// cpu
module cpu(clk, rst, imem_addr, imem_data, dmem_addr, dmem_wdata, dmem_we, dmem_re, dmem_rdata);
Size: about 6200 cells after synthesis, ~1000 flip-flops.
clock: 15.3 ns
lec_check: 0
cap_margin: 20
core_margin: 2
core_utilization: 71
cts_cluster_diameter: 247
gpl_routability_driven: 1
place_density_lb_addon: 0.2
setup_slack_margin: 3.29
slew_margin: 20
tns_end_percent: 75
run.sh (not shown) runs the stock make flow with config.mk's settings and CLKGATE_MAP_FILE=.
Edit:
- CORE_UTILIZATION: 71 -> 70
- CTS_CLUSTER_DIAMETER: 247 -> 341
- GPL_ROUTABILITY_DRIVEN: 1 -> not set
- MAX_ROUTING_LAYER: not set -> met4
- PLACE_DENSITY: not set -> 0.64
- PLACE_DENSITY_LB_ADDON: 0.2 -> not set
- SETUP_SLACK_MARGIN: 3.29 -> 1.55
- clock period: 15.3 -> 6.06 ns (I/O delays scaled with it)
Effect: With this change the flow stopped in global routing; area after synthesis is unchanged; die area went up by 1.4%; synthesized cell count is unchanged.
Edit:
- CORE_UTILIZATION: 70 -> 63
- CTS_CLUSTER_DIAMETER: 341 -> not set
- PLACE_DENSITY: 0.64 -> 0.6
- SETUP_SLACK_MARGIN: 1.55 -> not set
- TNS_END_PERCENT: 75 -> not set
- clock period: 6.06 -> 8.33 ns (I/O delays scaled with it)
=> Now the flow completed without violations; area after synthesis does not change; die area goes up by 11%; synthesized cell count stays the same.

========
Starting RTL as in the previous note.
Design cpu, start of the top module:
module cpu(clk, rst, imem_addr, imem_data, dmem_addr, dmem_wdata, dmem_we, dmem_re, dmem_rdata);
	input clk;
	input rst;
	output [6:0] imem_addr;
	input [31:0] imem_data;
	output [4:0] dmem_addr;
	output [31:0] dmem_wdata;
	output dmem_we;
	output dmem_re;
	input [31:0] dmem_rdata;
	wire[6:0] programcounter,pcout,instructionOut;
	PC p1(programcounter,instructionOut,clk,rst);
	pcplus1 pc2(pcout,programcounter);
	assign imem_addr = programcounter;
	instructiondec in2(instructionOut,clk,rst,imem_data,pcout,dmem_addr,dmem_wdata,dmem_we,dmem_re,dmem_rdata);
endmodule
Settings: LEC_CHECK=0, ABC_AREA=1, CAP_MARGIN=30, CELL_PAD_IN_SITES_GLOBAL_PLACEMENT=3, CORE_ASPECT_RATIO=1.85, CORE_MARGIN=2, CORE_UTILIZATION=45, CTS_CLUSTER_DIAMETER=206, CTS_CLUSTER_SIZE=19, GPL_ROUTABILITY_DRIVEN=0, SLEW_MARGIN=30, TNS_END_PERCENT=90; clock period 14.4 ns.
The first run failed in global placement without I/O (3_1_place_gp_skip_io) on GPL-0301.
Edit:
- ABC_AREA: 1 -> unset
- CAP_MARGIN: 30 -> 20
- CELL_PAD_IN_SITES_GLOBAL_PLACEMENT: 3 -> unset
- CORE_ASPECT_RATIO: 1.85 -> unset
- CORE_UTILIZATION: 45 -> 66
- CTS_CLUSTER_DIAMETER: 206 -> unset
- CTS_CLUSTER_SIZE: 19 -> unset
- GPL_ROUTABILITY_DRIVEN: 0 -> unset
- MAX_ROUTING_LAYER: unset -> met4
- PLACE_DENSITY: unset -> 0.6
- SLEW_MARGIN: 30 -> 20
- TNS_END_PERCENT: 90 -> unset
- clock period: 14.4 -> 9.69 ns (I/O delays scaled with it)
What happened:
- This time the run finished with timing, DRC and antenna clean
- synthesized cell count went down by 42%
- die area went down by 40%
- area after synthesis went down by 12%

========
Starting RTL as in the previous note.
Design cpu, start of the top module:
module cpu(clk, rst, imem_addr, imem_data, dmem_addr, dmem_wdata, dmem_we, dmem_re, dmem_rdata);
export LEC_CHECK = 0
export ABC_AREA = 0
export CAP_MARGIN = 15
export CORE_ASPECT_RATIO = 0.68
export CORE_MARGIN = 7
export CORE_UTILIZATION = 27
export CTS_CLUSTER_SIZE = 33
export GPL_TIMING_DRIVEN = 0
export MAX_ROUTING_LAYER = met4
export MIN_ROUTING_LAYER = met2
export SLEW_MARGIN = 20
export TNS_END_PERCENT = 70
create_clock -name core_clock -period 9.61 [get_ports {clk}]
The starting point stopped in 5_1_grt.
==> next run, changes <==
ABC_AREA = unset   (was 0)
CAP_MARGIN = 20   (was 15)
CORE_ASPECT_RATIO = unset   (was 0.68)
CORE_MARGIN = 2   (was 7)
CORE_UTILIZATION = 40   (was 27)
CTS_CLUSTER_SIZE = unset   (was 33)
GPL_TIMING_DRIVEN = unset   (was 0)
MAX_ROUTING_LAYER = unset   (was met4)
MIN_ROUTING_LAYER = unset   (was met2)
PLACE_DENSITY = 0.6   (was unset)
SETUP_SLACK_MARGIN = 0.07   (was unset)
TNS_END_PERCENT = unset   (was 70)
clock period = 10.9 ns   (was 9.61 ns; I/O delays follow)
Outcome: The changed run went through all stages and came out clean. Die size goes down by a quarter to a third. Synthesized area does not change. Synthesized cell count is unchanged.
==> next run, changes <==
ABC_AREA = 1   (was unset)
CORE_UTILIZATION = 57   (was 40)
SETUP_SLACK_MARGIN = unset   (was 0.07)
clock period = 9.25 ns   (was 10.9 ns; I/O delays follow)
Effect: The new run finished clean; die size goes down by 20%; non-clock buffer count goes down by 8; via count goes up by 42%.
==> next run, changes <==
ABC_AREA = unset   (was 1)
CORE_UTILIZATION = 45   (was 57)
clock period = 10.9 ns   (was 9.25 ns; I/O delays follow)
- The new run passed the timing, DRC and antenna checks
- worst setup slack gets better by 0.14 ns
- sequential power fell by 16%
- synthesized cell count fell by 42%
- via count went down by 30%
- die area rises by 11%
==> next run, changes <==
CORE_UTILIZATION = 72   (was 45)
PLACE_DENSITY = 0.64   (was 0.6)
SETUP_SLACK_MARGIN = -0.44   (was unset)
clock period = 6.15 ns   (was 10.9 ns; I/O delays follow)
Outcome: Now the flow failed in 5_1_grt (GRT-0116); die area goes down by about 37%; area after synthesis is unchanged; synthesized cell count is unchanged.

========
Setup of build 83:
Starting RTL as in the previous note.
export LEC_CHECK = 0
export ABC_AREA = 1
export CAP_MARGIN = 30
export CELL_PAD_IN_SITES_DETAIL_PLACEMENT = 0
export CELL_PAD_IN_SITES_GLOBAL_PLACEMENT = 3
export CORE_ASPECT_RATIO = 0.63
export CORE_MARGIN = 7
export CORE_UTILIZATION = 45
export CTS_CLUSTER_DIAMETER = 84
export CTS_CLUSTER_SIZE = 27
export GPL_ROUTABILITY_DRIVEN = 0
export GPL_TIMING_DRIVEN = 0
export HOLD_SLACK_MARGIN = -0.08
export MAX_ROUTING_LAYER = met4
export SLEW_MARGIN = 30
export TNS_END_PERCENT = 90
create_clock -name core_clock -period 11.9 [get_ports {clk}]
Build 83 | ERROR | global placement without I/O
Relative to build 83, the following input files were edited for build 82:
Settings: ABC_AREA: 1 -> unset; SLEW_MARGIN: 30 -> 20; CORE_UTILIZATION: 45 -> 72; HOLD_SLACK_MARGIN: -0.08 -> unset; GPL_TIMING_DRIVEN: 0 -> unset; PLACE_DENSITY: unset -> 0.95; CTS_CLUSTER_DIAMETER: 84 -> unset; CORE_MARGIN: 7 -> 2; CAP_MARGIN: 30 -> 20; CTS_CLUSTER_SIZE: 27 -> 53; CORE_ASPECT_RATIO: 0.63 -> unset; GPL_ROUTABILITY_DRIVEN: 0 -> unset; TNS_END_PERCENT: 90 -> unset; CELL_PAD_IN_SITES_DETAIL_PLACEMENT: 0 -> unset; CELL_PAD_IN_SITES_GLOBAL_PLACEMENT: 3 -> unset; the clock period (ns, I/O delays scaled along): 11.9 -> 9.69.
==> results <==
Flow for build 82 halted at global routing, error code GRT-0116.
Diff build 83 -> build 82: number of cells produced by synthesis -4549; overall die height went down; area of the mapped netlist went down by 12%; mean area per synthesized cell rose by 52%.
Die width for build 82: 210 µm down relative to build 83
Between build 83 and build 82, standard cell core area decreased.
--- input diff build 82..build 76 ---
Settings: CTS_CLUSTER_SIZE: 53 -> unset; MAX_ROUTING_LAYER: met4 -> unset; PLACE_DENSITY: 0.95 -> unset; CORE_UTILIZATION: 72 -> 68; SETUP_SLACK_MARGIN: unset -> -0.44; the clock period (ns, I/O delays scaled along): 9.69 -> 6.81.
--- outcome ---
Reported for build 82 and build 76, count of boundary I/O pins turned out identical to the last digit. In build 76 the implementation ran to completion but is not tape-out ready, as the final checks report setup timing. Note that the post-detailed-placement cell area recorded for build 76 amounts to 1.10 times the value seen in build 82. From build 82 to build 76, xor and xnor fraction of the mapped netlist area did not move at all. Compared with build 82, in build 76 sequential fraction of the synthesis area held steady; vertical die dimension +8.3 µm; die size increased 5.8%; initial core utilization down 4.0 points. Between build 82 and build 76, the flow reports final weighted congestion of routability-driven global placement decreasing by a little under 10%.
Edits applied to the flow inputs when going from build 76 to build 19:
Settings: CORE_UTILIZATION now 45, was 68; SETUP_SLACK_MARGIN no longer set, was -0.44; CAP_MARGIN now 30, was 20; CTS_CLUSTER_SIZE now 10, previously not set; CTS_CLUSTER_DIAMETER now 206, previously not set; CORE_ASPECT_RATIO now 1.85, previously not set; the clock period (ns, I/O delays scaled along) now 14.4, was 6.81.
==> comparison <==
Final area on build 19 is down relative to build 76. Setup slack at placement: build 19 better than build 76. Build 19 gives less fraction of met1 tracks used by global routing than build 76 did. NOTE critical path depth build 76->build 19 decreased by more than a quarter. Side by side, worst path required time turned out higher in build 19 than in build 76. Build 76 and build 19: one clean run, build 19; the rest did not finish clean. No crash in build 76: every stage finished, but the layout fails its final checks due to setup timing. Via count of the first global-routing pass (build 19 / build 76): 0.866.
Input changes introduced in build 26 (baseline for comparison: build 19):
Settings: putting TNS_END_PERCENT at 90 where nothing was set; putting ABC_AREA at 1 where nothing was set; putting CELL_PAD_IN_SITES_GLOBAL_PLACEMENT at 3 where nothing was set.
==> results <==
The flow ran to completion for all of build 26 and build 19 but build 26, which stopped partway.
Re die width: build 26 is about 7% up on build 19.
Diff build 19 -> build 26: part of the Yosys area used for sequential elements shows a reduction of 4.3 points, mux cell area share after synthesis went down 23 points, area reported by Yosys stat climbed about 14%, post-synthesis xor/xnor area fraction moved down.
Build 26 ended up with a lower tally of unique sky130hd cells used after synthesis than build 19 did.
Going from build 19 to build 26, the total number of placement rows was found to have gone up by about 7%.
On floorplan core area, the higher figure sits with build 26, not build 19.
Mean cell area of the mapped netlist: build 26 < build 19
Diff build 19 -> build 26 | cell area after technology mapping | up by more than 10%
Power figures rest on the tool's default switching activity, not on a simulated workload.
